==> run G: inputs <==
## ALU
module ALU (
    input  logic clk,
    input  logic rst_n,
    input  logic [5:0] alu_op,
    input  logic word,
    input  logic [15:0] a,
    input  logic [15:0] b,
    input  logic cf_in,
    input  logic [4:0] shift_cnt,
    output logic [15:0] result
);
export LEC_CHECK = 0
export ABC_AREA = 1
export CAP_MARGIN = 40
export CELL_PAD_IN_SITES_DETAIL_PLACEMENT = 2
export CELL_PAD_IN_SITES_GLOBAL_PLACEMENT = 1
export CORE_ASPECT_RATIO = 0.99
export CORE_MARGIN = 2
export CORE_UTILIZATION = 40
export CTS_CLUSTER_DIAMETER = 188
export GPL_TIMING_DRIVEN = 1
export HOLD_SLACK_MARGIN = 0.18
export MAX_ROUTING_LAYER = met4
export MIN_ROUTING_LAYER = met2
export SETUP_SLACK_MARGIN = 5.0
export SLEW_MARGIN = 20
create_clock -name core_clock -period 31.5 [get_ports {clk}]
run.sh (not shown) runs the stock make flow with config.mk's settings and CLKGATE_MAP_FILE=.
==> run B: changes against run G <==
==> flow/config.mk (replaced) <==
export PLATFORM = sky130hd
export DESIGN_NAME = ALU
export DESIGN_NICKNAME = ALU
export VERILOG_FILES = /design/flow/design.v
export SDC_FILE = /design/flow/constraint.sdc
export NUM_CORES = 4
export LEC_CHECK = 0
export ABC_AREA = 1
export CAP_MARGIN = 20
export CORE_MARGIN = 2
export CORE_UTILIZATION = 58
export HOLD_SLACK_MARGIN = 0.29
export SLEW_MARGIN = 20
export TNS_END_PERCENT = 5
==> flow/constraint.sdc (replaced) <==
create_clock -name core_clock -period 56.3 [get_ports {clk}]
set_input_delay 11.2600 -clock core_clock [delete_from_list [all_inputs] [get_ports {clk}]]
set_output_delay 11.2600 -clock core_clock [all_outputs]
set_load 0.01 [all_outputs]
==> run C: changes against run G <==
==> flow/config.mk (replaced) <==
export PLATFORM = sky130hd
export DESIGN_NAME = ALU
export DESIGN_NICKNAME = ALU
export VERILOG_FILES = /design/flow/design.v
export SDC_FILE = /design/flow/constraint.sdc
export NUM_CORES = 4
export LEC_CHECK = 0
export CAP_MARGIN = 20
export CORE_MARGIN = 2
export CORE_UTILIZATION = 65
export CTS_CLUSTER_DIAMETER = 84
export SLEW_MARGIN = 20
export TNS_END_PERCENT = 5
==> flow/constraint.sdc (replaced) <==
create_clock -name core_clock -period 30.6 [get_ports {clk}]
set_input_delay 6.1200 -clock core_clock [delete_from_list [all_inputs] [get_ports {clk}]]
set_output_delay 6.1200 -clock core_clock [all_outputs]
set_load 0.01 [all_outputs]
==> run A: changes against run G <==
==> flow/config.mk (replaced) <==
export PLATFORM = sky130hd
export DESIGN_NAME = ALU
export DESIGN_NICKNAME = ALU
export VERILOG_FILES = /design/flow/design.v
export SDC_FILE = /design/flow/constraint.sdc
export NUM_CORES = 4
export LEC_CHECK = 0
export CAP_MARGIN = 20
export CORE_MARGIN = 2
export CORE_UTILIZATION = 25
export SLEW_MARGIN = 20
==> flow/constraint.sdc (replaced) <==
create_clock -name core_clock -period 52.8 [get_ports {clk}]
set_input_delay 10.5600 -clock core_clock [delete_from_list [all_inputs] [get_ports {clk}]]
set_output_delay 10.5600 -clock core_clock [all_outputs]
set_load 0.01 [all_outputs]
==> comparison table <==
| metric | run A | run C | run G | run B |
|---|---|---|---|---|
| Result of the run | no timing/DRC/antenna violations | stopped before the end | stopped before the end | no timing/DRC/antenna violations |
| Stage where the flow stopped | - | global routing (5_1_grt) | clock tree synthesis (4_1_cts) | - |
| Dominant class by area | combinational gates | - | - | combinational gates |
| Total tool warning count | 48 | - | - | 50 |
| Met2 wire length | 25,750 um | - | - | 24,490 um |
| WP data required | 52,760 ps | - | - | 56,280 ps |
| Core area | 62,850 um2 | 24,110 um2 | 39,280 um2 | 27,030 um2 |
| Count leader, synth | sky130_fd_sc_hd__ha_1 | sky130_fd_sc_hd__ha_1 | sky130_fd_sc_hd__nand2_1 | sky130_fd_sc_hd__nand2_1 |
| Final tally of hold violations | 0 | - | - | 0 |
| Post-synthesis share of cell area spent on full adders, half adders and majority gates | 0.2902 | 0.2902 | 0.2867 | 0.2867 |
| Resize count post-CTS | 0 | 79 | - | 0 |
| Switching power as a share of total power | 0.5468 | - | - | 0.5531 |
| Sw Pwr | 218.0 uW | - | - | 178.8 uW |
| Reg clk slew, reported paths | 60 ps | - | - | 50 ps |
Power figures rest on the tool's default switching activity, not on a simulated workload.
